Design izhikevich_neuron, start of the top module:
module izhikevich_neuron #(parameter DT = 16'h0100)  
(
    input wire clk,
    input wire rst,
    input wire [15:0] I,           
    output reg spike               
);
clock: 8.2 ns
lec_check: 0
cap_margin: 30
cell_pad_in_sites_detail_placement: 2
cell_pad_in_sites_global_placement: 2
core_margin: 6
core_utilization: 55
cts_cluster_diameter: 338
cts_cluster_size: 28
gpl_routability_driven: 1
hold_slack_margin: 0.22
min_routing_layer: met2
place_density: 0.51
setup_slack_margin: 1.1
slew_margin: 0
tns_end_percent: 50
run.sh (not shown) runs the stock make flow with config.mk's settings and CLKGATE_MAP_FILE=.
The baseline died in detailed placement (3_5_place_dp) with DPL-0033.
Rerun with:
CAP_MARGIN = 20   (was 30)
CELL_PAD_IN_SITES_DETAIL_PLACEMENT = not set   (was 2)
CELL_PAD_IN_SITES_GLOBAL_PLACEMENT = not set   (was 2)
CORE_MARGIN = 2   (was 6)
CORE_UTILIZATION = 40   (was 55)
CTS_CLUSTER_DIAMETER = not set   (was 338)
CTS_CLUSTER_SIZE = not set   (was 28)
GPL_ROUTABILITY_DRIVEN = not set   (was 1)
HOLD_SLACK_MARGIN = not set   (was 0.22)
MIN_ROUTING_LAYER = not set   (was met2)
PLACE_DENSITY = 0.6   (was 0.51)
SETUP_SLACK_MARGIN = not set   (was 1.1)
SLEW_MARGIN = 20   (was 0)
TNS_END_PERCENT = not set   (was 50)
clock period = 11.7 ns   (was 8.2 ns; I/O delays follow)
With this change the flow completed without violations.
Synthesized cell count does not change.
Die size rises by 24%.
Area after synthesis stays the same.
Rerun with:
CORE_UTILIZATION = 72   (was 40)
PLACE_DENSITY = not set   (was 0.6)
SETUP_SLACK_MARGIN = -0.52   (was not set)
clock period = 11.4 ns   (was 11.7 ns; I/O delays follow)
Effect: The changed run produced a layout that fails on setup timing. Via count goes up by 4.8%. Design area drops by 2.7%. Global-route usage grows by 16 points. Critical path depth rose by 3. Utilization increases by 35 points. Clock skew hardly moves. Worst hold slack barely changes.

---

Setup of build 49:
The RTL this note starts from:
==> flow/design.v <==
module izhikevich_neuron #(parameter DT = 16'h0100)  
(
    input wire clk,
    input wire rst,
    input wire [15:0] I,           
    output reg spike               
);
    reg signed [15:0] v, u;
    wire signed [15:0] a = 16'h0051;    
    wire signed [15:0] b = 16'h0200;    
    wire signed [15:0] c = -16'sd16640;  
    wire signed [15:0] d = 16'h0800;    
    wire signed [15:0] v_sq;
    wire signed [15:0] term1, term2, term3, dv_raw, du_raw;
    wire signed [15:0] bv;
    localparam signed [15:0] V_THRESH = 16'd7680;  
    cordic_mult sq_v (.x(v), .y(v), .out(v_sq));
    cordic_mult mul_004 (.x(16'h0148), .y(v_sq), .out(term1));
    cordic_mult mul_5v (.x(16'h0500), .y(v), .out(term2));
    assign term3 = 16'd35840;  
    assign dv_raw = term1 + term2 + term3 - u + I;
    cordic_mult mul_bv (.x(b), .y(v), .out(bv));
    assign du_raw = (bv - u);
    wire signed [15:0] du;
    cordic_mult mul_a (.x(a), .y(du_raw), .out(du));
    wire signed [31:0] dv_dt = dv_raw * $signed(DT);
    wire signed [31:0] du_dt = du * $signed(DT);
    always @(posedge clk or posedge rst) begin
        if (rst) begin
            v <= c;
            u <= 0;
            spike <= 0;
        end else begin
            if (v >= V_THRESH) begin
                v <= c;
                u <= u + d;
                spike <= 1;
            end else begin
                v <= v + dv_dt[23:8];  
                u <= u + du_dt[23:8];
                spike <= 0;
            end
        end
    end
endmodule
module cordic_mult(
    input signed [15:0] x,
    input signed [15:0] y,
    output signed [15:0] out
);
    wire signed [31:0] temp;
    assign temp = x * y;
    assign out = temp[23:8];  
endmodule
Settings: LEC_CHECK=0, ABC_AREA=0, CAP_MARGIN=20, CORE_MARGIN=2, CORE_UTILIZATION=25, CTS_CLUSTER_DIAMETER=331, CTS_CLUSTER_SIZE=100, PLACE_DENSITY=0.91, SLEW_MARGIN=20, TNS_END_PERCENT=10; clock period 12.0 ns.
Per the final summary, build 49 finished and its layout is clean on timing, DRC and antenna.
Edits applied to the flow inputs when going from build 49 to build 89:
Settings: putting CORE_ASPECT_RATIO at 1.98 where nothing was set; putting PLACE_DENSITY_LB_ADDON at 0.04 where nothing was set; swapping 10 for 40 in TNS_END_PERCENT; swapping 20 for 15 in SLEW_MARGIN; swapping 331 for 291 in CTS_CLUSTER_DIAMETER; swapping 25 for 40 in CORE_UTILIZATION; clearing PLACE_DENSITY, which used to be 0.91; swapping 100 for 26 in CTS_CLUSTER_SIZE.
## What came out
Build 89 has completed all stages; timing, DRC and antenna checks passed.
Compare build 89 and build 49 | global-route wire length before repair higher: build 89
Largest fanout on the critical path on build 89 is down relative to build 49.
Final instance count without filler cells shrinks by more than 10% when moving from build 49 to build 89.
Min critical path depth across build 89 and build 49: build 49
Setup changes, build 89 to build 76
Settings: CTS_CLUSTER_SIZE removed (was 26); CELL_PAD_IN_SITES_DETAIL_PLACEMENT newly set to 1; SLEW_MARGIN changed from 15 to 20; CORE_MARGIN changed from 2 to 3; ABC_AREA changed from 0 to 1; PLACE_DENSITY_LB_ADDON removed (was 0.04); CORE_UTILIZATION changed from 40 to 41; CTS_CLUSTER_DIAMETER removed (was 291); CELL_PAD_IN_SITES_GLOBAL_PLACEMENT newly set to 3; TNS_END_PERCENT removed (was 40); CORE_ASPECT_RATIO changed from 1.98 to 1.92; GPL_TIMING_DRIVEN newly set to 0.
Notes after the runs:
Build 76: PASS, flow complete, no timing, DRC or antenna violations. In the tables for build 89 and build 76, met1 usage in global routing reads lower with build 89. Per the comparison of build 76 with build 89, instance count of the mapped netlist +about 24%, worst slew margin relative to its limit +7.8 points, share of flip-flops with an asynchronous set or reset ~0 delta.
Changes in build 11 relative to build 76:
Settings: setting PLACE_DENSITY_LB_ADDON to 0.3 for the first time; setting CTS_CLUSTER_DIAMETER to 331 for the first time; changing CORE_UTILIZATION from 41 to 40; removing CELL_PAD_IN_SITES_GLOBAL_PLACEMENT (formerly 3); setting TNS_END_PERCENT to 10 for the first time; removing GPL_TIMING_DRIVEN (formerly 0); setting CTS_CLUSTER_SIZE to 100 for the first time; changing CORE_MARGIN from 3 to 2; removing CELL_PAD_IN_SITES_DETAIL_PLACEMENT (formerly 1); removing CORE_ASPECT_RATIO (formerly 1.92).
[summary]
When build 11 is set beside build 76, its chip height turns out to be 75 um smaller.
On max-cap violation count, build 11 and build 76 are basically level.
Relative to build 76, the final worst hold slack of build 11 is lower by 13 ps.
When build 11 is set beside build 76, its met1 usage in global routing turns out to be 3.1 points larger.
Wire length of the first global-routing pass: build 11 and build 76 compared, higher one is build 76
